`flow/design.v`:
```
`timescale 1ns/1ns
module IF (
    input           clk,rst,sel,
    input   [31:0]  Shift_address,
    output  [31:0]  PC,
    output  [31:0]  PC_out);
    wire [31:0] PC1;
    assign PC_out = PC + 32'd1;
    mux2_1 mux (PC_out, Shift_address,sel,PC1);
    D_32 d1(PC1,PC,clk,rst);
endmodule
module IF_ID (
    input   [31:0]  in1,in2,
    input           clk,rst,flush,
    output  [31:0]  out1,out2);
    reg [31:0] instr;
    D_32 d1(in1,out1,clk,rst);
    always @ (posedge clk or posedge rst)
    begin
    if(rst==1)
    instr<=32'hFC000000;
    else if(flush)
    instr<=32'hFC000000;
    else
    instr<=in2;
    end
    assign out2 = instr;
endmodule
module ID (
    input       [31:0]  in1,WriteData,
    input               clk,rst,RegWrite,
    input       [4:0]   Destination,
    output      [31:0]  Data1,Data2,
    output      [31:0]  extend,
    output      [4:0]   Rd,Rs,Rt);
    assign extend = {{16{in1[15]}}, in1[15:0]};
    assign Rd = in1[15:11];
    assign Rs = in1[25:21];
    assign Rt = in1[20:16];
    RegFile File (clk,rst,RegWrite,in1[25:21],in1[20:16],Destination,WriteData,Data1,Data2);
endmodule
module control( Instruction, WB,MEM,EX);
    input [31:0] Instruction;
    output       MEM,WB;
    output [3:0] EX;
    reg     [1:0]   ALUOp;
    reg             ALUSrc,Branch,RegWrite,RegDst;
    always @(*) begin
        case(Instruction[31:26])
            6'b000000: begin
                ALUOp = 2'b10;
                ALUSrc = 0;
                Branch = 0;
                RegWrite = 1;
                RegDst = 1;
            end
            6'b000100: begin
                ALUOp = 2'b01;
                ALUSrc = 0;
                Branch = 1;
                RegWrite = 0;
                RegDst = 0;
            end
            6'b001000: begin
                ALUOp = 2'b00;
                ALUSrc = 1;
                Branch = 0;
                RegWrite = 1;
                RegDst = 0;
            end
            default: begin
                ALUOp = 2'b00;
                ALUSrc = 0;
                Branch = 0;
                RegWrite = 0;
                RegDst = 0;
            end
        endcase
    end
    assign WB = RegWrite;
    assign MEM = Branch;
    assign EX = {RegDst,ALUOp,ALUSrc};
endmodule
module RegFile(
    input           clk,reset,RegWrite,
    input   [4:0]   ReadReg1,ReadReg2,WriteReg,
    input   [31:0]  WriteData,
    output  [31:0]  ReadData1,ReadData2);
    wire [31:0] r[31:0];
    wire [31:0] enable;
    wire [31:0] out1,out2;
    genvar i;
    decoder d(WriteReg,enable);
    generate
    for(i=0;i<32;i=i+1) begin : regs
    dff_reg f(clk,reset,RegWrite & enable[i],WriteData,r[i]);
    end
    endgenerate
    assign out1 = r[ReadReg1];
    assign out2 = r[ReadReg2];
    assign ReadData1 = (RegWrite && WriteReg == ReadReg1) ? WriteData : out1;
    assign ReadData2 = (RegWrite && WriteReg == ReadReg2) ? WriteData : out2;
endmodule
module ID_EX (
    input   [31:0]  in1, in2, in3, in4,
    input   [4:0]   in5,in6,in7,
    input   [3:0]   ex_in,
    input           clk,rst,flush,mem_in,wb_in,
    output  [4:0]   Rd,Rs,Rt,
    output  [31:0]  A,B,Address,extend,
    output          mem_out,wb_out,ALUSrc,RegDst,
    output  [1:0]   ALUOp);
    D_32 d1(in1,A,clk,rst);
    D_32 d2(in2,B,clk,rst);
    D_32 d3(in3,Address,clk,rst);
    D_32 d4(in4,extend,clk,rst);
    D_5 d5(in5,Rd,clk,rst);
    D_5 d6(in6,Rs,clk,rst);
    D_5 d7(in7,Rt,clk,rst);
    d_ff     ff1     (.clk(clk),.rst(rst),.d(wb_in & ~flush),.q(wb_out));
    d_ff     ff3     (.clk(clk),.rst(rst),.d(mem_in & ~flush),.q(mem_out));
    d_ff     ff6     (.clk(clk),.rst(rst),.d(ex_in[0]),.q(ALUSrc));
    d_ff     ff8     (.clk(clk),.rst(rst),.d(ex_in[1]),.q(ALUOp[0]));
    d_ff     ff9     (.clk(clk),.rst(rst),.d(ex_in[2]),.q(ALUOp[1]));
    d_ff     ff10    (.clk(clk),.rst(rst),.d(ex_in[3]),.q(RegDst));
endmodule
module EX(
    input   [31:0]  pc,extended,reg1,reg2,data,wbdata,
    input           ALUSrc,RegDst,
    input   [1:0]   ALUOp,
    input   [4:0]   Rd,Rt,
    input   [1:0]   A,B,
    output  [31:0]  pc_in,alu_result,
    output  [4:0]   dst,
    output          zero);
    wire [31:0] ALUIn1,ALUIn2,ALUIn2_temp;
    wire op0,op1,op2;
    bit32ADD pc_add      (.in1(pc),.in2(extended<<2),.out(pc_in));
    mux2_1   mux_alu     (.in1(ALUIn2_temp),.in2(extended),.sel(ALUSrc),.out(ALUIn2));
    mux3_1   mux_alu_2   (.in1(reg2),.in2(data),.in3(wbdata),.sel(B),.out(ALUIn2_temp));
    mux3_1   mux_alu_1   (.in1(reg1),.in2(data),.in3(wbdata),.sel(A),.out(ALUIn1));
    MyALU    alu         (.in1(ALUIn1),.in2(ALUIn2),.op({op0|op2,op1}),.alu_result(alu_result),.zero(zero));
    ALU_ctrl ctrl        (.func(extended[5:0]),.alu_op0(ALUOp[0]),.alu_op1(ALUOp[1]),.op({op2,op1,op0}));
    assign dst = RegDst ? Rd : Rt;
endmodule
module MyALU(
    input [31:0] in1,in2,
    input [1:0] op,
    output [31:0] alu_result,
    output zero);
    wire [31:0] and_wire, or_wire, add_wire, sub_wire;
    bit32AND  and_op    (.in1(in1),.in2(in2),.out(and_wire));
    bit32OR   or_op     (.in1(in1),.in2(in2),.out(or_wire));
    bit32ADD  add_op    (.in1(in1),.in2(in2),.out(add_wire));
    bit32SUB  sub_op    (.in1(in1),.in2(in2),.out(sub_wire));
    bit32_4to1mux mux (.in1(and_wire),.in2(add_wire),.in3(or_wire),.in4(sub_wire),.sel(op),.out(alu_result));
    assign zero = (alu_result == 32'b0);
endmodule
module ALU_ctrl (func,alu_op0,alu_op1,op);
    input alu_op0,alu_op1;
    input [5:0] func;
    output [2:0] op;
    assign op[0] = (~alu_op1 & alu_op0) | (alu_op1 & func[1]);
    assign op[1] = (~func[2]) | (~alu_op1);
    assign op[2] = (func[1] & alu_op1) | alu_op0;
endmodule
module EX_MEM(
    input   [31:0]  pc_in,alu_result_in,
    input   [4:0]   dstreg_in,
    input           zero_in,clk,rst,flush,wb_in,mem_in,
    output  [31:0]  pc_out,alu_result_out,
    output  [4:0]   dstreg_out,
    output          zero_out,mem_out,wb_out);
    D_32   pc_reg              (.in(pc_in),.clk(clk),.rst(rst),.out(pc_out));
    D_32   alu_result_reg      (.in(alu_result_in),.clk(clk),.rst(rst),.out(alu_result_out));
    D_5    dstreg_reg          (.in(dstreg_in),.clk(clk),.rst(rst),.out(dstreg_out));
    d_ff   zero_reg            (.d(zero_in),.clk(clk),.rst(rst),.q(zero_out));
    d_ff   RegWrite_reg        (.d(wb_in & ~flush),.clk(clk),.rst(rst),.q(wb_out));
    d_ff   branch_reg          (.d(mem_in & ~flush),.clk(clk),.rst(rst),.q(mem_out));
endmodule
module MEM(
    input           branch,zero,
    output          PCSrc);
    and     g1          (PCSrc,branch,zero);
endmodule
module MEM_WB(
    input   [31:0]  alu_result_in,
    input   [4:0]   dstreg_in,
    input           clk,rst,wb_in,
    output  [31:0]  alu_result_out,
    output  [4:0]   dstreg_out,
    output          RegWrite);
    D_32   alu_result  (.in(alu_result_in),.clk(clk),.rst(rst),.out(alu_result_out));
    D_5    dstreg_reg  (.in(dstreg_in),.clk(clk),.rst(rst),.out(dstreg_out));
    d_ff   wb_reg      (.d(wb_in),.clk(clk),.rst(rst),.q(RegWrite));
endmodule
module WB(
    input   [31:0]  alu_result,
    output  [31:0]  write_data);
    assign write_data = alu_result;
endmodule
module hazard(input [4:0] Rs,Rt,Rd_mem,Rd_wb,
    input wb_mem,wb_wb,
    output reg [1:0] A,B);
    always @(*) begin
        if (wb_mem && Rs == Rd_mem)     A = 2'd1;
        else if (wb_wb && Rs == Rd_wb)  A = 2'd2;
        else                            A = 2'd0;
        if (wb_mem && Rt == Rd_mem)     B = 2'd1;
        else if (wb_wb && Rt == Rd_wb)  B = 2'd2;
        else                            B = 2'd0;
    end
endmodule
module mux2_1(in1,in2,sel,out);
    input [31:0] in1,in2;
    input sel;
    output reg [31:0]out;
    always @*
    begin
    case (sel)
    1'b0: out=in1;
    1'b1: out=in2;
    endcase
    end
endmodule
module mux3_1(in1,in2,in3,sel,out);
    input [31:0] in1,in2,in3;
    input [1:0] sel;
    output reg [31:0]out;
    always @*
    begin
    case (sel)
    2'd1: out=in2;
    2'd2: out=in3;
    default: out=in1;
    endcase
    end
endmodule
module bit32_4to1mux(
    output [31:0] out,
    input [31:0] in1,in2,in3,in4,
    input [1:0] sel);
    wire [31:0] out1,out2;
    mux2_1 mux1(.out(out1),.sel(sel[0]),.in1(in1),.in2(in2));
    mux2_1 mux2(.out(out2),.sel(sel[0]),.in1(in3),.in2(in4));
    mux2_1 mux3(.out(out),.sel(sel[1]),.in1(out1),.in2(out2));
endmodule
module bit32AND (
    output [31:0] out,
    input [31:0] in1,in2);
    assign {out}=in1 & in2;
endmodule
module bit32OR (
    output [31:0] out,
    input [31:0] in1,in2);
    assign {out}=in1 | in2;
endmodule
module bit32ADD (
    output [31:0] out,
    input [31:0] in1,in2);
    assign {out}=in1 + in2;
endmodule
module bit32SUB (
    output [31:0] out,
    input [31:0] in1,in2);
    assign {out}=in1 + (~in2) + 1;
endmodule
module d_ff(
    input d,clk,rst,
    output reg q);
    always @(posedge clk or posedge rst) begin
        if(rst)
            q <= 1'b0;
        else
            q <= d;
    end
endmodule
module D_32(in,out,clk,rst);
    input[31:0] in;
    input clk,rst;
    output reg [31:0] out;
    always @ (posedge clk or posedge rst)
    begin
    if(rst==1)
    out<=0;
    else
    out<=in;
    end
endmodule
module dff_reg(clk,rst,en,D,Q);
    input [31:0] D;
    input clk,rst,en;
    output reg [31:0]Q;
    always @(posedge clk or posedge rst)
    begin
    if(rst==1)
    Q<=32'd0;
    else if(en)
    Q<=D;
    end
endmodule
module D_5(in,out,clk,rst);
    input[4:0] in;
    input clk,rst;
    output reg [4:0] out;
    always @ (posedge clk or posedge rst)
    begin
    if(rst==1)
    out<=0;
    else
    out<=in;
    end
endmodule
module decoder(in,out);
    input [4:0] in;
    output [31:0] out;
    assign out = 32'd1 << in;
endmodule
module mips_top (
    input           clk,
    input           rst,
    output  [31:0]  imem_addr,
    input   [31:0]  imem_data,
    output          wb_en,
    output  [4:0]   wb_reg,
    output  [31:0]  wb_data);
    wire            flush;
    wire            PCSrc,RegWrite,ALUSrc,RegDst,zero_EXOut,zero_MEMIn,branch;
    wire    [1:0]   ALUOp;
    wire    [3:0]   EX_ctrl;
    wire            MEM_ctrl,MEM_ctrl1;
    wire            WB_ctrl,WB_ctrl1,WB_ctrl2;
    wire    [31:0]  Shift_address,WriteData;
    wire    [31:0]  Rs_IDOut,Rt_IDOut,Rs_EXIn,Rt_EXIn;
    wire    [31:0]  extended_IDOut,extended_EXIn;
    wire    [31:0]  instr_IDIn;
    wire    [31:0]  PC_IFOut,PC_IDIn,PC_EXIn,PC_EXOut;
    wire    [31:0]  ALUResult_EXOut,ALUResult_MEMIn,ALUResult_WBIn;
    wire    [1:0]   a,b;
    wire    [4:0]   WriteReg,Rs_out,Rt_out,Rd_addr_IDOut,Rs_Addr_ID_out,Rt_Addr_ID_out,Rd_addr_EXIn,Dst_EXOut,Rd_addr_MEMIn;
    IF      fetch   (.clk(clk),.rst(rst),.sel(PCSrc),.Shift_address(Shift_address),.PC_out(PC_IFOut),.PC(imem_addr));
    IF_ID   if_id   (.clk(clk),.rst(rst),.flush(flush),.in1(PC_IFOut),.in2(imem_data),.out1(PC_IDIn),.out2(instr_IDIn));
    ID      decode  (.clk(clk),.rst(rst),.in1(instr_IDIn),.WriteData(WriteData),.RegWrite(RegWrite),
                     .Destination(WriteReg),.Data1(Rs_IDOut),.Data2(Rt_IDOut),.extend(extended_IDOut),
                     .Rd(Rd_addr_IDOut),.Rs(Rs_out),.Rt(Rt_out));
    control ctrl    (.Instruction(instr_IDIn),.EX(EX_ctrl),.MEM(MEM_ctrl),.WB(WB_ctrl));
    ID_EX   id_ex   (.clk(clk),.rst(rst),.flush(flush),.in1(Rs_IDOut),.in2(Rt_IDOut),.in3(PC_IDIn),.in4(extended_IDOut),
                     .in5(Rd_addr_IDOut),.in6(Rs_out),.in7(Rt_out),.ex_in(EX_ctrl),.mem_in(MEM_ctrl),.wb_in(WB_ctrl),
                     .Rd(Rd_addr_EXIn),.A(Rs_EXIn),.B(Rt_EXIn),.Address(PC_EXIn),.extend(extended_EXIn),
                     .wb_out(WB_ctrl1),.mem_out(MEM_ctrl1),.ALUSrc(ALUSrc),.RegDst(RegDst),.ALUOp(ALUOp),
                     .Rs(Rs_Addr_ID_out),.Rt(Rt_Addr_ID_out));
    EX      execute (.pc(PC_EXIn),.extended(extended_EXIn),.reg1(Rs_EXIn),.reg2(Rt_EXIn),.ALUSrc(ALUSrc),.RegDst(RegDst),
                     .ALUOp(ALUOp),.Rd(Rd_addr_EXIn),.Rt(Rt_Addr_ID_out),.dst(Dst_EXOut),
                     .pc_in(PC_EXOut),.alu_result(ALUResult_EXOut),.zero(zero_EXOut),
                     .data(ALUResult_MEMIn),.wbdata(WriteData),.A(a),.B(b));
    EX_MEM  ex_mem  (.clk(clk),.rst(rst),.flush(flush),.pc_in(PC_EXOut),.alu_result_in(ALUResult_EXOut),.dstreg_in(Dst_EXOut),
                     .zero_in(zero_EXOut),.wb_in(WB_ctrl1),.mem_in(MEM_ctrl1),.pc_out(Shift_address),
                     .alu_result_out(ALUResult_MEMIn),.dstreg_out(Rd_addr_MEMIn),.zero_out(zero_MEMIn),.mem_out(branch),
                     .wb_out(WB_ctrl2));
    MEM     mem     (.PCSrc(PCSrc),.branch(branch),.zero(zero_MEMIn));
    MEM_WB  mem_wb  (.clk(clk),.rst(rst),.alu_result_in(ALUResult_MEMIn),.dstreg_in(Rd_addr_MEMIn),.wb_in(WB_ctrl2),
                     .alu_result_out(ALUResult_WBIn),.dstreg_out(WriteReg),.RegWrite(RegWrite));
    WB      WriteBack (.alu_result(ALUResult_WBIn),.write_data(WriteData));
    hazard  hz      (.Rs(Rs_Addr_ID_out),.Rt(Rt_Addr_ID_out),.Rd_mem(Rd_addr_MEMIn),.Rd_wb(WriteReg),
                     .wb_mem(WB_ctrl2),.wb_wb(RegWrite),.A(a),.B(b));
    assign flush = PCSrc;
    assign wb_en   = RegWrite;
    assign wb_reg  = WriteReg;
    assign wb_data = WriteData;
endmodule
```
`flow/run.sh`:
```
#!/bin/bash
# the make line also repeats each setting of config.mk as NAME=value (left out here)
make -C /OpenROAD-flow-scripts/flow DESIGN_CONFIG=/design/flow/config.mk WORK_HOME=/design/flow/orfs CLKGATE_MAP_FILE= finish
```
`flow/config.mk`:
```
export PLATFORM = sky130hd
export DESIGN_NAME = mips_top
export DESIGN_NICKNAME = mips_top
export VERILOG_FILES = /design/flow/design.v
export SDC_FILE = /design/flow/constraint.sdc
export NUM_CORES = 4
export LEC_CHECK = 0
export CAP_MARGIN = 20
export CELL_PAD_IN_SITES_DETAIL_PLACEMENT = 1
export CELL_PAD_IN_SITES_GLOBAL_PLACEMENT = 3
export CORE_ASPECT_RATIO = 0.88
export CORE_MARGIN = 2
export CORE_UTILIZATION = 62
export CTS_CLUSTER_DIAMETER = 110
export CTS_CLUSTER_SIZE = 97
export GPL_TIMING_DRIVEN = 1
export HOLD_SLACK_MARGIN = 0.2
export PLACE_DENSITY = 0.42
export SETUP_SLACK_MARGIN = 0.21
export SLEW_MARGIN = 40
export TNS_END_PERCENT = 40
```
`flow/constraint.sdc`:
```
create_clock -name core_clock -period 5.19 [get_ports {clk}]
set_input_delay 1.0380 -clock core_clock [delete_from_list [all_inputs] [get_ports {clk}]]
set_output_delay 1.0380 -clock core_clock [all_outputs]
set_load 0.01 [all_outputs]
```
==> impl_metrics.json, run 1 <==
{
  "dieWidth_um": 357,
  "logic_family": "multiplexers",
  "synth.avg_cell_area_um2": 11.7,
  "topCellsByArea": "dfrtp_1 (50%), mux2_2 (18%), a221oi_1 (4.2%)",
  "floorplan.nets": 5970,
  "rows": 114,
  "chipArea_um2": 112000,
  "synth_area_um2": 68100,
  "yosysWarnings": 10,
  "synth-main-ff-cell": "dfrtp_1",
  "synth_top_area_share_pct": 49.7,
  "seq_area_frac_synth_pct": 49.9,
  "adder_share_pct": 2.37,
  "most_common_cell": "dfrtp_1",
  "stop_error": "[ERROR GPL-0301] Utilization 112.920 % exceeds 100%.",
  "synth.distinct_cells": 99,
  "async_reset_ff_share_pct": 100,
  "edf_count": 0,
  "core_um2": 109000,
  "mux_share_pct": 18.6,
  "synth-area-yosys_um2": 68100,
  "die_height_um": 315,
  "haltStage": "3_1_place_gp_skip_io",
  "syn_inst": 5808,
  "synthAoiAreaFrac_pct": 17.8,
  "ys_cells": 5808,
  "ys_sh_simple_pct": 6.18,
  "status": "stopped before the end",
  "fp_util_pct": 62.2,
  "top_cells_by_count": "dfrtp_1 (1352), mux2_2 (1061), clkbuf_1 (448), a221oi_1 (329), a22oi_1 (322)",
  "numSynthFlops": 1358,
  "synth.cellmix.xorXnorShare_pct": 1.39,
  "yosysTopAreaCell": "dfrtp_1"
}
==> run 2: changes to the inputs <==
Settings changed: ABC_AREA set to 1, CAP_MARGIN 20 to 10, CELL_PAD_IN_SITES_DETAIL_PLACEMENT 1 to unset, CELL_PAD_IN_SITES_GLOBAL_PLACEMENT 3 to unset, CORE_ASPECT_RATIO 0.88 to 1.46, CORE_UTILIZATION 62 to 72, CTS_CLUSTER_DIAMETER 110 to 394, CTS_CLUSTER_SIZE 97 to 98, GPL_TIMING_DRIVEN 1 to unset, HOLD_SLACK_MARGIN 0.2 to 0.29, PLACE_DENSITY 0.42 to 0.38, SETUP_SLACK_MARGIN 0.21 to 0.28, SLEW_MARGIN 40 to 20, TNS_END_PERCENT 40 to 5.
Clock period 5.19 ns to 3.32 ns, I/O delays scaled along.
==> run 2 against run 1 <==
Effect of this change: the flow stops in 5_1_grt; die area fell by 11%; synthesized cell count rose by 52%; synthesized area rose by 2.8%.
==> impl_metrics.json, run 2 <==
{
  "clockBufferDepth": 3,
  "cts-root-buf": "clkbuf_16",
  "syn_inst": 8813,
  "mux_share_pct": 0,
  "cts.sinks": 1358,
  "post-place-ws_ps": -1130,
  "haltStage": "5_1_grt",
  "globalplace.congestion": 1.28,
  "top_cells_by_count": "nand2_1 (2262), dfrtp_1 (1352), o21ai_0 (1300), inv_1 (1037), nor2_1 (453)",
  "synthAoiAreaFrac_pct": 20.1,
  "floorplan.nets": 8975,
  "status": "stopped before the end",
  "yosysWarnings": 10,
  "stop_error": "[ERROR GRT-0232] Routing congestion too high. Check the congestion heatmap in the GUI.",
  "synth_area_um2": 70000,
  "synth-area-yosys_um2": 70000,
  "yosysTopAreaCell": "dfrtp_1",
  "synth-main-ff-cell": "dfrtp_1",
  "place_area_um2": 77900,
  "core_um2": 96700,
  "ys_cells": 8813,
  "synth.distinct_cells": 62,
  "io_pins": 104,
  "chipArea_um2": 99700,
  "synth.avg_cell_area_um2": 7.94,
  "dieWidth_um": 262,
  "grt.overflow.total": 5,
  "htreeDepth": 1,
  "most_common_cell": "nand2_1",
  "track_usage_pct": 78.5,
  "topCellsByArea": "dfrtp_1 (48%), nand2_1 (12%), o21ai_0 (9.3%)",
  "synth_top_area_share_pct": 48.4,
  "edf_count": 0,
  "rows": 138,
  "logic_family": "AND-OR/OR-AND gates",
  "async_reset_ff_share_pct": 100,
  "fp_util_pct": 72.4,
  "adder_share_pct": 2.31,
  "port_buffers": 103,
  "seq_area_frac_synth_pct": 48.6,
  "post-dp-hpwl_um": 234000,
  "synth.cellmix.xorXnorShare_pct": 0.821,
  "ys_sh_simple_pct": 19.1,
  "die_height_um": 381,
  "cts_buffers": 17,
  "numSynthFlops": 1358
}
-- run 2: timing repair --
item,in CTS
hold buffers,1
setup buffers,8
endpoints found under the hold margin,5
resized,94
pin swaps,7
gates cloned,0
setup endpoints to repair,45
-- run 2: metal layers --
| metal | overflow | track usage, % |
|---|---|---|
| met5 | 0 | 44.5 |
| met1 | 0 | 80.1 |
| met2 | 1 | 89.6 |
| met3 | 0 | 68.8 |
| met4 | 4 | 73.6 |
-- run 2: per-stage QoR --
step	power, mW	cells
floorplan	19.6	8813
global placement	21.2	10500
detailed placement	21.3	10500
CTS	26.7	10500
==> run 3: changes to the inputs <==
Settings changed: CAP_MARGIN 10 to 20, CELL_PAD_IN_SITES_DETAIL_PLACEMENT set to 2, CELL_PAD_IN_SITES_GLOBAL_PLACEMENT set to 0, CORE_ASPECT_RATIO 1.46 to 0.58, CORE_MARGIN 2 to 10, CORE_UTILIZATION 72 to 40, CTS_CLUSTER_DIAMETER 394 to 176, CTS_CLUSTER_SIZE 98 to 82, GPL_ROUTABILITY_DRIVEN set to 0, GPL_TIMING_DRIVEN set to 0, HOLD_SLACK_MARGIN 0.29 to 0.14, MAX_ROUTING_LAYER set to met4, MIN_ROUTING_LAYER set to met2, PLACE_DENSITY 0.38 to unset, PLACE_DENSITY_LB_ADDON set to 0.04, SETUP_SLACK_MARGIN 0.28 to unset, SLEW_MARGIN 20 to 15, TNS_END_PERCENT 5 to 20.
Clock period 3.32 ns to 8.0 ns, I/O delays scaled along.
==> run 3 against run 2 <==
Effect of this change: die area is 93% higher; synthesized area stayed put; synthesized cell count stayed put; the run again fails in 5_1_grt.
==> impl_metrics.json, run 3 <==
{
  "core_um2": 173000,
  "rows": 116,
  "track_usage_pct": 96.0,
  "mux_share_pct": 0,
  "ys_sh_simple_pct": 19.1,
  "synth_top_area_share_pct": 48.4,
  "synth.distinct_cells": 62,
  "fp_util_pct": 40.4,
  "io_pins": 104,
  "cts_resized": 0,
  "ys_cells": 8813,
  "most_common_cell": "nand2_1",
  "status": "stopped before the end",
  "die_height_um": 339,
  "numSynthFlops": 1358,
  "cts.sinks": 1358,
  "syn_inst": 8813,
  "synth_area_um2": 70000,
  "chipArea_um2": 193000,
  "cts_setup_buffers": 0,
  "dieWidth_um": 569,
  "cts_buffers": 20,
  "edf_count": 0,
  "top_cells_by_count": "nand2_1 (2262), dfrtp_1 (1352), o21ai_0 (1300), inv_1 (1037), nor2_1 (453)",
  "synth.cellmix.xorXnorShare_pct": 0.821,
  "yosysWarnings": 10,
  "htreeDepth": 1,
  "async_reset_ff_share_pct": 100,
  "floorplan.nets": 8975,
  "haltStage": "5_1_grt",
  "logic_family": "AND-OR/OR-AND gates",
  "topCellsByArea": "dfrtp_1 (48%), nand2_1 (12%), o21ai_0 (9.3%)",
  "yosysTopAreaCell": "dfrtp_1",
  "synth.avg_cell_area_um2": 7.94,
  "seq_area_frac_synth_pct": 48.6,
  "post-dp-hpwl_um": 381000,
  "cts-root-buf": "clkbuf_16",
  "adder_share_pct": 2.31,
  "postCtsHoldBufs": 0,
  "synthAoiAreaFrac_pct": 20.1,
  "synth-area-yosys_um2": 70000,
  "port_buffers": 103,
  "grt.overflow.total": 9937,
  "synth-main-ff-cell": "dfrtp_1",
  "stop_error": "[ERROR GRT-0116] Global routing finished with congestion. Check the congestion regions in the DRC Viewer.",
  "clockBufferDepth": 3
}
-- run 3: layer usage --
layer,overflow,track usage (%)
met5,-,-
met4,748,72.1
met3,8202,118
met2,987,91.0
met1,-,-
-- run 3: metrics by stage --
stage | power (mW) | worst slack [ps] | cells | area [µm²] | util, %
2_1_floorplan | 8.14 | -12380 | 8813 | 70000 | -
3_3_place_gp | 8.84 | -21530 | 11200 | 73900 | 42.7
3_5_place_dp | 8.96 | 811 | 11300 | 75300 | 43.5
4_1_cts | 11.5 | 730 | 11300 | 75900 | 43.8
==> run 4: changes to the inputs <==
Settings changed: ABC_AREA 1 to unset, CELL_PAD_IN_SITES_GLOBAL_PLACEMENT 0 to unset, CORE_ASPECT_RATIO 0.58 to unset, CORE_UTILIZATION 40 to 28, CTS_CLUSTER_DIAMETER 176 to unset, CTS_CLUSTER_SIZE 82 to 77, GPL_ROUTABILITY_DRIVEN 0 to unset, GPL_TIMING_DRIVEN 0 to unset, HOLD_SLACK_MARGIN 0.14 to unset, MIN_ROUTING_LAYER met2 to unset, PLACE_DENSITY set to 0.73, PLACE_DENSITY_LB_ADDON 0.04 to unset, SETUP_SLACK_MARGIN set to -0.26, SLEW_MARGIN 15 to 20, TNS_END_PERCENT 20 to unset.
Clock period 8.0 ns to 3.97 ns, I/O delays scaled along.
==> run 4 against run 3 <==
Effect of this change: the run again fails in 5_1_grt; synthesized area down 2.7%; die area up 37%; synthesized cell count down 34%.
==> impl_metrics.json, run 4 <==
{
  "status": "stopped before the end",
  "haltStage": "5_1_grt",
  "stop_error": "[ERROR GRT-0232] Routing congestion too high. Check the congestion heatmap in the GUI.",
  "fp_util_pct": 28.2,
  "cts_buffers": 145,
  "grt.overflow.total": 73,
  "die_height_um": 513,
  "chipArea_um2": 263000,
  "synth_area_um2": 68100,
  "synth.distinct_cells": 99,
  "seq_area_frac_synth_pct": 49.9,
  "ys_cells": 5808,
  "synth-main-ff-cell": "dfrtp_1",
  "synth-area-yosys_um2": 68100,
  "ys_sh_simple_pct": 6.18,
  "dieWidth_um": 513,
  "async_reset_ff_share_pct": 100,
  "edf_count": 0,
  "post-dp-hpwl_um": 283000,
  "track_usage_pct": 54.5,
  "cts-root-buf": "clkbuf_16",
  "cts.sinks": 1358,
  "postCtsHoldBufs": 0,
  "topCellsByArea": "dfrtp_1 (50%), mux2_2 (18%), a221oi_1 (4.2%)",
  "yosysWarnings": 10,
  "rows": 180,
  "logic_family": "multiplexers",
  "syn_inst": 5808,
  "mux_share_pct": 18.6,
  "synth.avg_cell_area_um2": 11.7,
  "io_pins": 104,
  "most_common_cell": "dfrtp_1",
  "synth_top_area_share_pct": 49.7,
  "synthAoiAreaFrac_pct": 17.8,
  "yosysTopAreaCell": "dfrtp_1",
  "adder_share_pct": 2.37,
  "core_um2": 241000,
  "floorplan.nets": 5970,
  "globalplace.congestion": 0.999,
  "synth.cellmix.xorXnorShare_pct": 1.39,
  "top_cells_by_count": "dfrtp_1 (1352), mux2_2 (1061), clkbuf_1 (448), a221oi_1 (329), a22oi_1 (322)",
  "clockBufferDepth": 3,
  "port_buffers": 103,
  "numSynthFlops": 1358,
  "htreeDepth": 4
}
## run 4: stage by stage
stage / TNS (ps) / setup slack, ps / cells / power [mW] / area (µm²)
after global placement: -20340 / -1910 / 9267 / 17.4 / 78300
after CTS: -22040 / -2000 / 9558 / 33.1 / 84800
after detailed placement: -32640 / -2820 / 9267 / 17.8 / 78300
after floorplan: - / -15600 / 5808 / 16.1 / 68100
## run 4: routing by layer
layer	track usage, %	overflow
met3	51.6	9
met4	49.9	32
met1	51.5	9
met2	62.7	23
met5	-	-
## run 4: repair_timing
item,CTS
pin swaps,60
resized,286
hold endpoints to repair,0
setup endpoints to repair,30
buffers inserted,36
==> run 5: changes to the inputs <==
Settings changed: CELL_PAD_IN_SITES_DETAIL_PLACEMENT 2 to unset, CELL_PAD_IN_SITES_GLOBAL_PLACEMENT set to 1, CORE_ASPECT_RATIO set to 0.6, CORE_MARGIN 10 to 2, CORE_UTILIZATION 28 to 62, CTS_CLUSTER_DIAMETER set to 134, CTS_CLUSTER_SIZE 77 to 29, HOLD_SLACK_MARGIN set to -0.07, MAX_ROUTING_LAYER met4 to unset, PLACE_DENSITY 0.73 to unset, SETUP_SLACK_MARGIN -0.26 to 1.29, SLEW_MARGIN 20 to 15.
Clock period 3.97 ns to 5.15 ns, I/O delays scaled along.
==> run 5 against run 4 <==
Effect of this change: now fails the layout checks on setup timing; die area is 57% lower; synthesized area stayed put; synthesized cell count stayed put.
==> impl_metrics.json, run 5 <==
{
  "fmax_mhz": 173,
  "timing.critical_path.buf_inv": 3,
  "rsz0062_at_grt": "yes",
  "hp-start": "if_id.d1.out[17]",
  "floorplan.nets": 5970,
  "power_frac_seq_pct": 59.5,
  "async_reset_ff_share_pct": 100,
  "adder_share_pct": 2.37,
  "clockBufferDepth": 3,
  "cp.arrival_ps": 6450,
  "drc": 0,
  "fin_crit_sh_pct": 112,
  "wl_per_cell_um": 42.0,
  "maxCapViolations": 0,
  "crit_path_end": "ex_mem.zero_reg.q",
  "synth-main-ff-cell": "dfrtp_1",
  "antenna_found_initial": 32,
  "layout-area-overhead-vs-synth_pct": 13.6,
  "top_cells_by_count": "dfrtp_1 (1352), mux2_2 (1061), clkbuf_1 (448), a221oi_1 (329), a22oi_1 (322)",
  "die_height_um": 261,
  "p_per_area_nw_per_um2": 244,
  "setup_slack_ps": -630,
  "routed_wl_um": 315000,
  "regArea_um2": 34000,
  "path_class": "flop to flop",
  "start_kind": "flop",
  "detail-route-antenna-nets": 0,
  "period_needed_ps": 5780,
  "cts.sinks": 1358,
  "hold_path.class": "flop to flop",
  "skew_ps": 39.6,
  "logic_family": "multiplexers",
  "fin_cells": 7513,
  "fillers": 7973,
  "so.violations": "setup timing",
  "synth.distinct_cells": 99,
  "crit_slowest_cell": "fa_2",
  "postCtsHoldBufs": 0,
  "drt_iter0_drc": 11800,
  "viasPerCell": 8.09,
  "path_cells": "xor2_1 -> nor4_2 -> and3_4 -> buf_12 -> buf_12 -> mux2i_2 -> a211oi_2 -> a21o_1 -> ha_2 -> fa_2 -> mux4_2 -> o311ai_1 -> a211oi_1 -> nand4b_1 -> a211oi_2 -> nand4bb_1 -> or4_4 -> or4_4 -> nor4_4 -> buf_4 -> nand4b_1 -> nor4_2",
  "status": "complete, but fails checks",
  "dr.pass1.iters": 13,
  "p_sw_share_pct": 27.5,
  "ys_sh_simple_pct": 6.18,
  "synth_top_area_share_pct": 49.7,
  "chipArea_um2": 113000,
  "path_depth": 22,
  "hold_violations": 0,
  "r2r-start": "mem_wb.dstreg_reg.out[3]",
  "edf_count": 0,
  "topCellsByArea": "dfrtp_1 (50%), mux2_2 (18%), a221oi_1 (4.2%)",
  "ys_cells": 5808,
  "worstSkewPairLatency_ps": 750,
  "clock_net_power_mw": 5.38,
  "dp.cells": 7354,
  "cts_buffers": 52,
  "critPathMaxStageDelay_ps": 580,
  "r2r_cells": 22,
  "grt_pass1_wl_um": 436000,
  "synth-area-yosys_um2": 68100,
  "yosysWarnings": 10,
  "synth.cellmix.xorXnorShare_pct": 1.39,
  "syn_inst": 5808,
  "most_common_cell": "dfrtp_1",
  "io_pins": 104,
  "vias": 60800,
  "synth_area_um2": 68100,
  "seq_area_frac_synth_pct": 49.9,
  "tightest_slew_ps": 1340,
  "slew_headroom_pct": 10.5,
  "synthAoiAreaFrac_pct": 17.8,
  "crit_fanout": 5,
  "finalMaxSlewViolations": 0,
  "vdd_drop_max_mv": 0.427,
  "htreeDepth": 2,
  "grt.overflow.total": 0,
  "dieWidth_um": 432,
  "yosysTopAreaCell": "dfrtp_1",
  "port_buffers": 103,
  "post-place-ws_ps": -1100,
  "setup_viol": 7,
  "rows": 94,
  "reg2reg_slack_ps": -630,
  "p_comb_share_pct": 11.9,
  "mux_share_pct": 18.6,
  "rr_endpoint": "ex_mem.zero_reg.q",
  "synth.avg_cell_area_um2": 11.7,
  "min_to": "id_ex.d3.out[17]",
  "path_clk_slew_ps": 120,
  "grt_pass1_vias": 56600,
  "grt_max_degree": 154,
  "power_leader": "registers",
  "pg_seq_mw": 11.2,
  "p_int_mw": 13.7,
  "switchingPower_mw": 5.19,
  "logic_area_um2": 33200,
  "openroad.warnings": 119,
  "whs_path_depth": 0,
  "track_usage_pct": 55.1,
  "fp_util_pct": 62.3,
  "power.share.clock_pct": 28.5,
  "endpoint_kind": "flop",
  "comb-power_mw": 2.25,
  "crit_family": "simple AND/OR/NAND/NOR gates",
  "globalplace.congestion": 1.02,
  "core_um2": 109000,
  "numSynthFlops": 1358,
  "post-dp-hpwl_um": 194000,
  "cts-root-buf": "clkbuf_16",
  "nNetsFinal": 6195,
  "cp.required_ps": 5820,
  "startpoint": "mem_wb.dstreg_reg.out[3]",
  "total_leakage_power_nw": 36.1,
  "cts_tree": "yes"
}
==> run 5: layer usage <==
| metal | share of wire (%) | routed length [µm] | GRT usage [%] |
|---|---|---|---|
| met5 | 0.21 | 672 | 3.49 |
| met3 | 19 | 60000 | 34.0 |
| met2 | 35 | 110000 | 65.6 |
| met1 | 36 | 113000 | 71.1 |
| met4 | 10 | 32200 | 39.3 |
==> run 5: what timing repair did <==
action,4_1_cts,5_1_grt
gates resized,170,69
pin swaps,62,40
setup endpoints to repair,33,40
setup buffers,26,32
endpoints found under the hold margin,0,0
==> run 5: area by class of cell <==
type                            instances  share of cell area, %
Sequential cell                      1358                   44.0
Multi-Input combinational cell       3786                   42.9
Timing Repair Buffer                  714                   8.29
Tap cell                             1440                   2.33
Clock buffer                           64                   1.77
Inverter                              121                  0.597
Antenna cell                           29                 0.0938
Clock inverter                          1                0.00971
==> run 5: stage by stage <==
step	cell area, µm²	TNS [ps]	util, %	hold WS, ps	power, mW
after floorplan	68100	-	-	331	12.4
after global placement	74100	-4010	67.8	333	13.4
after detailed placement	74200	-4390	67.9	335	13.4
after CTS	76500	-936	70.0	353	18.5
after global routing	77300	-3010	70.7	361	19.2
final	77300	-1740	70.8	344	18.9
==> run 6: changes to the inputs <==
Settings changed: CELL_PAD_IN_SITES_DETAIL_PLACEMENT set to 2, CELL_PAD_IN_SITES_GLOBAL_PLACEMENT 1 to unset, CORE_ASPECT_RATIO 0.6 to unset, CORE_MARGIN 2 to 9, CORE_UTILIZATION 62 to 40, CTS_CLUSTER_DIAMETER 134 to unset, CTS_CLUSTER_SIZE 29 to unset, HOLD_SLACK_MARGIN -0.07 to unset, PLACE_DENSITY_LB_ADDON set to 0.04, SETUP_SLACK_MARGIN 1.29 to unset, SLEW_MARGIN 15 to 20.
Clock period 5.15 ns to 8.0 ns, I/O delays scaled along.
==> run 6 against run 5 <==
Effect of this change: now clean on timing, DRC and antenna; via count decreased by 3.8%; combinational power shrank 44%; sequential cell count unchanged; maximum frequency down 10%; utilization down 25 points; first-iteration DRC count shrank 35%; die area is 65% higher; clock skew is essentially flat; register-to-register slack improved by 2200 ps; clock-buffer cell count grew 157.
==> impl_metrics.json, run 6 <==
{
  "grt_max_degree": 161,
  "cts_tree": "yes",
  "chipArea_um2": 185000,
  "adder_share_pct": 2.37,
  "io_pins": 104,
  "grt.overflow.total": 0,
  "crit_fanout": 31,
  "antenna_found_initial": 24,
  "hold_path.class": "flop to flop",
  "power_frac_seq_pct": 44.9,
  "floorplan.nets": 5970,
  "core_um2": 168000,
  "path_depth": 21,
  "timing.critical_path.buf_inv": 2,
  "dr.pass1.iters": 6,
  "hold_violations": 0,
  "p_per_area_nw_per_um2": 207,
  "synth_top_area_share_pct": 49.7,
  "clock_net_power_mw": 7.61,
  "grt_pass1_vias": 60300,
  "power.share.clock_pct": 47.2,
  "crit_slowest_cell": "dfrtp_1",
  "synth-area-yosys_um2": 68100,
  "ys_cells": 5808,
  "power_leader": "clock",
  "async_reset_ff_share_pct": 100,
  "clockBufferDepth": 3,
  "cp.arrival_ps": 7150,
  "logic_family": "multiplexers",
  "p_sw_share_pct": 26.5,
  "dp.cells": 7781,
  "r2r_cells": 21,
  "switchingPower_mw": 4.27,
  "tns_ps": 0,
  "cts_setup_buffers": 0,
  "mux_share_pct": 18.6,
  "rsz0062_at_grt": "no",
  "startpoint": "mem_wb.dstreg_reg.out[1]",
  "wl_per_cell_um": 44.8,
  "port_buffers": 103,
  "skew_ps": 39.9,
  "synth.distinct_cells": 99,
  "reg2reg_slack_ps": 1570,
  "fillers": 16600,
  "cts_buffers": 157,
  "holdWs_ps": 346,
  "min_to": "id_ex.d4.out[14]",
  "whs_path_depth": 0,
  "rr_endpoint": "ex_mem.zero_reg.q",
  "synth.avg_cell_area_um2": 11.7,
  "globalplace.congestion": 0.905,
  "cts_resized": 0,
  "top_cells_by_count": "dfrtp_1 (1352), mux2_2 (1061), clkbuf_1 (448), a221oi_1 (329), a22oi_1 (322)",
  "detail-route-antenna-nets": 0,
  "fp_util_pct": 40.5,
  "openroad.warnings": 115,
  "p_total_mw": 16.1,
  "endpoint_kind": "flop",
  "maxCapViolations": 0,
  "htreeDepth": 4,
  "drt_iter0_drc": 7727,
  "grt_pass1_wl_um": 500000,
  "setup_slack_ps": 1570,
  "fin_cells": 8084,
  "synth-main-ff-cell": "dfrtp_1",
  "slew_headroom_pct": 14.4,
  "fmax_mhz": 156,
  "finalMaxSlewViolations": 0,
  "post-dp-hpwl_um": 215000,
  "path_class": "flop to flop",
  "path_clk_slew_ps": 60,
  "fin_crit_sh_pct": 80.3,
  "yosysTopAreaCell": "dfrtp_1",
  "ys_sh_simple_pct": 6.18,
  "viasPerCell": 7.24,
  "synth.cellmix.xorXnorShare_pct": 1.39,
  "drc": 0,
  "regArea_um2": 34000,
  "postCtsHoldBufs": 0,
  "seq_area_frac_synth_pct": 49.9,
  "crit_family": "simple AND/OR/NAND/NOR gates",
  "topCellsByArea": "dfrtp_1 (50%), mux2_2 (18%), a221oi_1 (4.2%)",
  "rows": 150,
  "synth_area_um2": 68100,
  "syn_inst": 5808,
  "tightest_slew_ps": 1280,
  "routed_wl_um": 362000,
  "setup_viol": 0,
  "comb-power_mw": 1.26,
  "nNetsFinal": 5898,
  "yosysWarnings": 10,
  "edf_count": 0,
  "cts-root-buf": "clkbuf_16",
  "logic_area_um2": 32300,
  "crit_path_end": "ex_mem.zero_reg.q",
  "cp.required_ps": 8720,
  "pg_seq_mw": 7.24,
  "status": "timing/DRC/antenna clean",
  "hp-start": "if_id.instr[14]",
  "track_usage_pct": 37.9,
  "cts.sinks": 1358,
  "most_common_cell": "dfrtp_1",
  "die_height_um": 431,
  "vias": 58500,
  "p_int_mw": 11.8,
  "total_leakage_power_nw": 35.8,
  "period_needed_ps": 6430,
  "numSynthFlops": 1358,
  "dieWidth_um": 431,
  "r2r-start": "mem_wb.dstreg_reg.out[1]",
  "vdd_drop_max_mv": 0.218,
  "layout-area-overhead-vs-synth_pct": 14.1,
  "worstSkewPairLatency_ps": 850,
  "synthAoiAreaFrac_pct": 17.8,
  "start_kind": "flop",
  "critPathMaxStageDelay_ps": 570,
  "path_cells": "xor2_1 -> nor4_1 -> and3_2 -> buf_4 -> mux2i_1 -> o21ai_0 -> inv_1 -> ha_1 -> fa_1 -> nor2_1 -> o31a_1 -> o22ai_2 -> nor4_4 -> o31ai_1 -> o211ai_1 -> a31oi_1 -> or4_1 -> or4_1 -> nor4_1 -> nand4b_1 -> nor4_2",
  "p_comb_share_pct": 7.8,
  "post-place-ws_ps": 1630
}
run 6: cell type report:
cell class / count / share of cell area [%]
Multi-Input combinational cell: 3786 / 41.6
Tap cell: 2204 / 3.55
Inverter: 121 / 0.590
Clock buffer: 221 / 5.84
Timing Repair Buffer: 312 / 3.54
Clock inverter: 65 / 1.01
Antenna cell: 17 / 0.0548
Sequential cell: 1358 / 43.8
run 6: layer usage:
metal  vias to the layer above  wire, µm  GRT usage, %
met5                         -       175             0
met4                        28     27700          23.8
met3                      1472     40500          11.4
met2                      4116    154000          56.0
met1                     30900    139000          48.4
li1                      22000         -             -
run 6: through the flow:
stage	instance area (µm²)	utilization, %
2_1_floorplan	68100	-
3_3_place_gp	72300	43.0
3_5_place_dp	72300	43.0
4_1_cts	77600	46.1
5_1_grt	77600	46.2
6_report	77700	46.2
==> run 7: changes to the inputs <==
Settings changed: CAP_MARGIN 20 to 40, CELL_PAD_IN_SITES_DETAIL_PLACEMENT 2 to unset, CELL_PAD_IN_SITES_GLOBAL_PLACEMENT set to 0, CORE_ASPECT_RATIO set to 1.34, CORE_MARGIN 9 to 2, CORE_UTILIZATION 40 to 58, CTS_CLUSTER_DIAMETER set to 380, CTS_CLUSTER_SIZE set to 20, PLACE_DENSITY_LB_ADDON 0.04 to unset, SETUP_SLACK_MARGIN set to 0.21, TNS_END_PERCENT set to 5.
Clock period 8.0 ns to 5.15 ns, I/O delays scaled along.
==> run 7 against run 6 <==
Effect of this change: wire length is 13% lower; final cell count shrank 6.1%; sequential share of layout area decreased by 0.076 points; synthesized cell count is the same; largest power group is now registers; non-clock buffer count up 359; the layout now fails its checks (setup timing); synthesized area stayed put; global-route usage rose by 14 points; combinational power grew 68%; sequential cell count is the same; critical path type unchanged; power increased by 23%; via count increased by 1.3%.
==> impl_metrics.json, run 7 <==
{
  "status": "complete, but fails checks",
  "so.violations": "setup timing",
  "async_reset_ff_share_pct": 100,
  "io_pins": 104,
  "die_height_um": 401,
  "p_sw_share_pct": 26.9,
  "drc": 0,
  "dieWidth_um": 300,
  "edf_count": 0,
  "ys_cells": 5808,
  "viasPerCell": 7.80,
  "path_clk_slew_ps": 90,
  "r2r-start": "mem_wb.dstreg_reg.out[4]",
  "slew_headroom_pct": 31.7,
  "path_class": "flop to flop",
  "rsz0062_at_grt": "yes",
  "r2r_cells": 22,
  "cp.arrival_ps": 6350,
  "utilization_pct": 66.8,
  "crit_top_cell": "buf_4",
  "cts.sinks": 1358,
  "routed_wl_um": 314000,
  "start_kind": "flop",
  "setup_viol": 1,
  "pg_seq_mw": 11.2,
  "fin_crit_sh_pct": 110,
  "reg2reg_slack_ps": -540,
  "hold_violations": 0,
  "post-dp-hpwl_um": 203000,
  "whs_path_depth": 0,
  "dp.cells": 7458,
  "fmax_mhz": 176,
  "p_per_area_nw_per_um2": 255,
  "startpoint": "mem_wb.dstreg_reg.out[4]",
  "nNetsFinal": 6177,
  "switchingPower_mw": 5.34,
  "yosysWarnings": 10,
  "layout-area-overhead-vs-synth_pct": 14.2,
  "synth_area_um2": 68100,
  "synth-area-yosys_um2": 68100,
  "critPathMaxStageDelay_ps": 570,
  "fillers": 9081,
  "numSynthFlops": 1358,
  "synthAoiAreaFrac_pct": 17.8,
  "vdd_drop_max_mv": 0.315,
  "worstSkewPairLatency_ps": 780,
  "crit_fanout": 6,
  "power_frac_seq_pct": 56.4,
  "min_to": "id_ex.d3.out[13]",
  "path_depth": 22,
  "globalplace.congestion": 1.02,
  "total_leakage_power_nw": 36.3,
  "rr_endpoint": "ex_mem.zero_reg.q",
  "track_usage_pct": 51.9,
  "maxCapViolations": 0,
  "synth-main-ff-cell": "dfrtp_1",
  "endpoint_kind": "flop",
  "power.share.clock_pct": 32.9,
  "synth.cellmix.xorXnorShare_pct": 1.39,
  "fp_util_pct": 58.5,
  "antenna_found_initial": 22,
  "logic_family": "multiplexers",
  "power_leader": "registers",
  "setup_slack_ps": -536,
  "mux_share_pct": 18.6,
  "clockBufferDepth": 3,
  "tightest_slew_ps": 1020,
  "clock_net_power_mw": 6.53,
  "period_needed_ps": 5690,
  "crit_path_end": "ex_mem.zero_reg.q",
  "grt.overflow.total": 0,
  "floorplan.nets": 5970,
  "p_int_mw": 14.5,
  "tns_ps": -536,
  "skew_ps": 32.0,
  "drt_iter0_drc": 9305,
  "hold_path.class": "flop to flop",
  "synth.avg_cell_area_um2": 11.7,
  "cts_buffers": 77,
  "path_cells": "xor2_1 -> nor4_1 -> and3_2 -> buf_6 -> buf_4 -> mux2i_1 -> o21ai_0 -> ha_1 -> o21ai_0 -> a21oi_1 -> o22ai_4 -> nor4_4 -> buf_4 -> nor4_1 -> a211o_1 -> a31oi_1 -> or4_4 -> or4_4 -> nor4_4 -> buf_4 -> nand4b_1 -> nor4_2",
  "grt_max_degree": 118,
  "hp-start": "if_id.d1.out[13]",
  "wl_per_cell_um": 41.4,
  "chipArea_um2": 120000,
  "cp.required_ps": 5810,
  "finalMaxSlewViolations": 0,
  "synth.distinct_cells": 99,
  "top_cells_by_count": "dfrtp_1 (1352), mux2_2 (1061), clkbuf_1 (448), a221oi_1 (329), a22oi_1 (322)",
  "adder_share_pct": 2.37,
  "synth_top_area_share_pct": 49.7,
  "vias": 59300,
  "timing.critical_path.buf_inv": 4,
  "htreeDepth": 3,
  "crit_slowest_cell": "or4_4",
  "core_um2": 116000,
  "grt_pass1_wl_um": 439000,
  "syn_inst": 5808,
  "seq_area_frac_synth_pct": 49.9,
  "yosysTopAreaCell": "dfrtp_1",
  "comb-power_mw": 2.12,
  "port_buffers": 103,
  "detail-route-antenna-nets": 0,
  "dr.pass1.iters": 14,
  "rows": 145,
  "topCellsByArea": "dfrtp_1 (50%), mux2_2 (18%), a221oi_1 (4.2%)",
  "crit_family": "simple AND/OR/NAND/NOR gates",
  "cts_tree": "yes",
  "p_total_mw": 19.8,
  "grt_pass1_vias": 57700,
  "fin_cells": 7594,
  "p_comb_share_pct": 10.7,
  "ys_sh_simple_pct": 6.18,
  "cts-root-buf": "clkbuf_16",
  "openroad.warnings": 106,
  "most_common_cell": "dfrtp_1"
}
run 7: final cells by class:
class | instances | area, µm² | share of cell area [%]
sequential | 1358 | 34000 | 43.7
multi-input combinational | 3786 | 32500 | 41.8
timing repair buffer | 671 | 6740 | 8.67
clock buffer | 89 | 2000 | 2.58
tap | 1543 | 1930 | 2.48
inverter | 121 | 458 | 0.589
clock inverter | 6 | 101 | 0.130
antenna | 20 | 50.0 | 0.0643
run 7: what timing repair did:
item / in CTS / in global routing
pin swaps: 14 / 10
gates resized: 43 / 31
hold endpoints to repair: 0 / 0
endpoints found under the setup margin: 10 / 14
hold buffers: 0 / 0
buffers inserted: 2 / 4
run 7: metal layers:
layer  GRT usage (%)  up-vias  share of wire [%]
li1                -    22400                  -
met1            60.1    29200                 33
met2            72.2     5301                 40
met3            23.3     2318                 15
met4            45.7       22                 12
met5            1.69        -               0.15
run 7: per-stage QoR:
| step | hold slack (ps) | setup slack, ps | area (µm²) |
|---|---|---|---|
| final | 336 | -536 | 77800 |
| after CTS | 341 | -461 | 77300 |
| after global routing | 349 | -680 | 77700 |
| after global placement | 332 | -921 | 74000 |
| after floorplan | 331 | -14660 | 68100 |
| after detailed placement | 335 | -864 | 75000 |
==> run 8: changes to the inputs <==
Settings changed: CAP_MARGIN 40 to 20, CELL_PAD_IN_SITES_GLOBAL_PLACEMENT 0 to unset, CORE_ASPECT_RATIO 1.34 to unset, CORE_UTILIZATION 58 to 57, CTS_CLUSTER_DIAMETER 380 to unset, CTS_CLUSTER_SIZE 20 to 99, PLACE_DENSITY set to 0.6, SETUP_SLACK_MARGIN 0.21 to unset, TNS_END_PERCENT 5 to unset.
Clock period 5.15 ns to 5.4 ns, I/O delays scaled along.
==> run 8 against run 7 <==
Effect of this change: the layout still fails its checks (setup timing); power grew 18%; synthesized area stayed put; final cell count increased by 1.6%; sequential power down 4%; clock skew rose by 7.2 ps; via count rose by 1.2%; die area is 1.7% higher; synthesized cell count is the same; combinational power is 7% lower; worst setup slack better by 490 ps; critical path type unchanged; largest cell class unchanged.
==> impl_metrics.json, run 8 <==
{
  "comb-power_mw": 1.97,
  "fmax_mhz": 184,
  "drt_iter0_drc": 10100,
  "power.share.clock_pct": 45.7,
  "crit_fanout": 21,
  "wl_per_cell_um": 40.7,
  "path_depth": 23,
  "utilization_pct": 67.4,
  "slew_headroom_pct": 10.6,
  "skew_ps": 39.2,
  "total_leakage_power_nw": 37.3,
  "die_height_um": 350,
  "switchingPower_mw": 5.92,
  "routed_wl_um": 314000,
  "rsz0062_at_grt": "yes",
  "synth.avg_cell_area_um2": 11.7,
  "synth-area-yosys_um2": 68100,
  "timing.critical_path.buf_inv": 6,
  "r2r_cells": 23,
  "vdd_drop_max_mv": 0.354,
  "p_per_area_nw_per_um2": 293,
  "crit_path_end": "ex_mem.zero_reg.q",
  "p_comb_share_pct": 8.4,
  "min_to": "id_ex.d3.out[22]",
  "status": "complete, but fails checks",
  "so.violations": "setup timing",
  "seq_area_frac_synth_pct": 49.9,
  "viasPerCell": 7.77,
  "cp.required_ps": 6110,
  "detail-route-antenna-nets": 0,
  "mux_share_pct": 18.6,
  "ys_sh_simple_pct": 6.18,
  "met3_length_um": 51800,
  "reg2reg_slack_ps": -50,
  "dieWidth_um": 350,
  "crit_top_cell": "buf_4",
  "htreeDepth": 4,
  "edf_count": 0,
  "crit_slowest_cell": "or4_1",
  "cts_buffers": 145,
  "finalMaxSlewViolations": 0,
  "path_class": "flop to flop",
  "tns_ps": -49.3,
  "port_buffers": 103,
  "grt_pass1_vias": 57800,
  "pg_seq_mw": 10.7,
  "cts_tree": "yes",
  "numSynthFlops": 1358,
  "nNetsFinal": 6200,
  "openroad.warnings": 99,
  "p_sw_share_pct": 25.4,
  "maxCapViolations": 0,
  "logic_family": "multiplexers",
  "yosysTopAreaCell": "dfrtp_1",
  "core_um2": 118000,
  "critPathMaxStageDelay_ps": 490,
  "topCellsByArea": "dfrtp_1 (50%), mux2_2 (18%), a221oi_1 (4.2%)",
  "layout-area-overhead-vs-synth_pct": 17.0,
  "ys_cells": 5808,
  "top_layer": "met5",
  "async_reset_ff_share_pct": 100,
  "power_leader": "registers",
  "chipArea_um2": 122000,
  "power_frac_seq_pct": 45.9,
  "hold_violations": 0,
  "yosysWarnings": 10,
  "setup_slack_ps": -49.3,
  "vias": 60000,
  "cts-root-buf": "clkbuf_16",
  "synth_top_area_share_pct": 49.7,
  "worstSkewPairLatency_ps": 810,
  "post-dp-hpwl_um": 195000,
  "tightest_slew_ps": 1340,
  "postCtsHoldBufs": 0,
  "synth_area_um2": 68100,
  "synth.cellmix.xorXnorShare_pct": 1.39,
  "cp.arrival_ps": 6160,
  "most_common_cell": "dfrtp_1",
  "path_clk_slew_ps": 60,
  "io_pins": 104,
  "startpoint": "id_ex.d6.out[2]",
  "syn_inst": 5808,
  "final_cell_area_um2": 79700,
  "top_cells_by_count": "dfrtp_1 (1352), mux2_2 (1061), clkbuf_1 (448), a221oi_1 (329), a22oi_1 (322)",
  "hp-start": "if_id.d1.out[22]",
  "synthAoiAreaFrac_pct": 17.8,
  "wl_met1_um": 110000,
  "cts.sinks": 1358,
  "adder_share_pct": 2.37,
  "synth-main-ff-cell": "dfrtp_1",
  "whs_path_depth": 0,
  "start_kind": "flop",
  "globalplace.congestion": 0.974,
  "period_needed_ps": 5450,
  "clock_net_power_mw": 10.7,
  "antenna_found_initial": 21,
  "fin_crit_sh_pct": 101,
  "holdWs_ps": 340,
  "grt.overflow.total": 0,
  "path_cells": "buf_4 -> xor2_1 -> nor4_2 -> and3_4 -> buf_12 -> buf_4 -> buf_4 -> buf_4 -> nand2_1 -> o21ai_0 -> ha_1 -> buf_4 -> a21oi_1 -> nor2_1 -> or4_1 -> o21a_1 -> a31oi_2 -> nor3b_2 -> nor4_1 -> o2bb2ai_1 -> a221o_1 -> nand4bb_1 -> nor4_2",
  "r2r-start": "id_ex.d6.out[2]",
  "hold_path.class": "flop to flop",
  "setup_viol": 1,
  "fp_util_pct": 57.6,
  "synth.distinct_cells": 99,
  "drc": 0,
  "p_int_mw": 17.4,
  "clockBufferDepth": 3,
  "endpoint_kind": "flop",
  "track_usage_pct": 51.2,
  "crit_family": "simple AND/OR/NAND/NOR gates",
  "dr.pass1.iters": 11,
  "grt_pass1_wl_um": 441000,
  "place_area_um2": 74000,
  "floorplan.nets": 5970,
  "rr_endpoint": "ex_mem.zero_reg.q",
  "grt_max_degree": 135,
  "rows": 126,
  "dr_wl_met2_um": 121000
}
run 8: repair_timing:
action	in CTS	in global routing
cloned	1	0
resized	34	35
endpoints found under the setup margin	6	8
pin swaps	19	17
buffers inserted	12	4
run 8: final cells by class:
type | count | area (µm²)
inverters | 121 | 458
clock buffers | 208 | 4340
fillers | 9031 | 38600
flip-flops and latches | 1358 | 34000
multi-input cells | 3786 | 32500
diodes | 27 | 67.6
repair buffers | 626 | 5640
clock inverters | 54 | 713
well taps | 1536 | 1920
run 8: metrics by stage:
step                      power [mW]  instances  setup slack, ps
after floorplan                 11.9       5808           -14460
after global placement          12.7       7406             -427
after detailed placement        12.7       7406             -421
after CTS                       23.2       7681            -49.5
after global routing            23.9       7691             -381
final                           23.3       7716            -49.3
run 8: routing by layer:
layer	vias up	GRT usage, %
li1	22600	-
met1	29400	63.4
met2	5768	67.8
met3	2133	26.6
met4	22	36.7
met5	-	1.81
==> run 9: changes to the inputs <==
Settings changed: CELL_PAD_IN_SITES_GLOBAL_PLACEMENT set to 1, CORE_MARGIN 2 to 7, CTS_CLUSTER_SIZE 99 to unset, GPL_ROUTABILITY_DRIVEN set to 0, PLACE_DENSITY 0.6 to 0.66, TNS_END_PERCENT set to 80.
Clock period 5.4 ns to 3.8 ns, I/O delays scaled along.
==> run 9 against run 8 <==
Effect of this change: the layout still fails its checks (setup timing); die area increased by 5.8%; sequential cell count unchanged; via count increased by 0.66%.
==> impl_metrics.json, run 9 <==
{
  "cts_tree": "yes",
  "synth_top_area_share_pct": 49.7,
  "postCtsHoldBufs": 0,
  "crit_fanout": 7,
  "ys_sh_simple_pct": 6.18,
  "path_class": "flop to flop",
  "dieWidth_um": 360,
  "path_clk_slew_ps": 60,
  "grt.overflow.total": 0,
  "critPathMaxStageDelay_ps": 520,
  "ys_cells": 5808,
  "switchingPower_mw": 8.47,
  "detail-route-antenna-nets": 0,
  "total_leakage_power_nw": 39.0,
  "crit_slowest_cell": "or4_4",
  "r2r-start": "id_ex.d7.out[1]",
  "finalMaxSlewViolations": 0,
  "synth.cellmix.xorXnorShare_pct": 1.39,
  "power_frac_seq_pct": 45.5,
  "wl_per_cell_um": 39.8,
  "grt_pass1_vias": 59500,
  "met2_usage_pct": 65.8,
  "routed_wl_um": 317000,
  "vdd_drop_max_mv": 0.506,
  "io_pins": 104,
  "port_buffers": 103,
  "crit_top_cell": "nor4_2",
  "floorplan.nets": 5970,
  "worstSkewPairLatency_ps": 810,
  "synth-area-yosys_um2": 68100,
  "crit_path_end": "ex_mem.zero_reg.q",
  "endpoint_kind": "flop",
  "synth-main-ff-cell": "dfrtp_1",
  "whs_path_depth": 0,
  "path_cells": "xor2_1 -> nor4_2 -> and3_4 -> buf_8 -> mux2i_2 -> a211oi_2 -> a21oi_2 -> ha_4 -> nor2b_2 -> a311oi_2 -> buf_4 -> nor4b_4 -> nor2_4 -> buf_6 -> o31ai_4 -> xor2_1 -> o221ai_1 -> or4_4 -> or4_1 -> nor4_2 -> buf_4 -> nand4b_1 -> nor4_2",
  "adder_share_pct": 2.37,
  "drt_iter0_drc": 10600,
  "yosysWarnings": 10,
  "chipArea_um2": 129000,
  "fmax_mhz": 183,
  "gr-usage-met1_pct": 57.2,
  "core_um2": 118000,
  "grt.busiest_layer": "met2",
  "p_per_area_nw_per_um2": 400,
  "start_kind": "flop",
  "die_height_um": 360,
  "async_reset_ff_share_pct": 100,
  "synth.distinct_cells": 99,
  "dr.pass1.iters": 8,
  "fin_crit_sh_pct": 144,
  "maxCapViolations": 0,
  "post-dp-hpwl_um": 193000,
  "rsz0062_at_grt": "yes",
  "drc": 0,
  "vias": 60400,
  "comb-power_mw": 3.17,
  "cp.arrival_ps": 6160,
  "rows": 126,
  "so.violations": "setup timing",
  "syn_inst": 5808,
  "fin_cells": 7975,
  "post-place-ws_ps": -1790,
  "tightest_slew_ps": 1250,
  "track_usage_pct": 47.3,
  "p_comb_share_pct": 9.5,
  "logic_family": "multiplexers",
  "openroad.warnings": 101,
  "setup_slack_ps": -1680,
  "antenna_found_initial": 14,
  "dp.cells": 7626,
  "place_area_um2": 76300,
  "numSynthFlops": 1358,
  "period_needed_ps": 5480,
  "clockBufferDepth": 3,
  "timing.critical_path.buf_inv": 4,
  "synth_area_um2": 68100,
  "crit_family": "simple AND/OR/NAND/NOR gates",
  "min_to": "id_ex.d3.out[19]",
  "p_sw_share_pct": 25.4,
  "cts.sinks": 1358,
  "mux_share_pct": 18.6,
  "cts-root-buf": "clkbuf_16",
  "rr_endpoint": "ex_mem.zero_reg.q",
  "p_int_mw": 24.9,
  "cp.required_ps": 4480,
  "r2r_cells": 23,
  "slew_headroom_pct": 16.2,
  "power.share.clock_pct": 45.0,
  "htreeDepth": 4,
  "yosysTopAreaCell": "dfrtp_1",
  "layout-area-overhead-vs-synth_pct": 22.6,
  "topCellsByArea": "dfrtp_1 (50%), mux2_2 (18%), a221oi_1 (4.2%)",
  "power_leader": "registers",
  "top_cells_by_count": "dfrtp_1 (1352), mux2_2 (1061), clkbuf_1 (448), a221oi_1 (329), a22oi_1 (322)",
  "synthAoiAreaFrac_pct": 17.8,
  "setup_viol": 23,
  "fp_util_pct": 57.6,
  "hp-start": "if_id.d1.out[19]",
  "reg2reg_slack_ps": -1680,
  "pg_seq_mw": 15.2,
  "clock_net_power_mw": 15.0,
  "p_total_mw": 33.4,
  "nNetsFinal": 6474,
  "hold_path.class": "flop to flop",
  "cts_buffers": 145,
  "skew_ps": 36.8,
  "startpoint": "id_ex.d7.out[1]",
  "synth.avg_cell_area_um2": 11.7,
  "seq_area_frac_synth_pct": 49.9,
  "status": "complete, but fails checks",
  "grt_pass1_wl_um": 445000,
  "tns_ps": -18980,
  "edf_count": 0,
  "path_depth": 23,
  "use_met3_pct": 21.5,
  "most_common_cell": "dfrtp_1",
  "grt_max_degree": 129,
  "final_cell_area_um2": 83500,
  "hold_violations": 0,
  "viasPerCell": 7.57
}
-- run 9: layout make-up --
cell class,count,area [µm²]
fill,8500,34800
clock inverter,54,752
antenna,13,32.5
multi-input combinational,3786,33500
inverter,121,460
timing repair buffer,900,8570
sequential,1358,34000
clock buffer,207,4240
tap,1536,1920
-- run 9: per-stage QoR --
step / utilization [%] / hold slack (ps)
4_1_cts: 69.7 / 344
3_3_place_gp: 64.6 / 332
2_1_floorplan: - / 331
6_report: 70.6 / 342
3_5_place_dp: 64.6 / 335
5_1_grt: 70.6 / 348
-- run 9: layer usage --
metal | wire length [µm] | up-vias | share of wire [%]
met1 | 109000 | 29700 | 34
met5 | 417 | - | 0.13
li1 | - | 23200 | -
met2 | 127000 | 5300 | 40
met3 | 47700 | 2121 | 15
met4 | 33200 | 20 | 10
-- run 9: timing repair --
| action | 4_1_cts | 5_1_grt |
|---|---|---|
| cloned | 1 | 0 |
| resized | 172 | 164 |
| buffers inserted | 45 | 36 |
| setup endpoints to repair | 24 | 28 |
| pin swaps | 58 | 71 |
Power figures rest on the tool's default switching activity, not on a simulated workload.
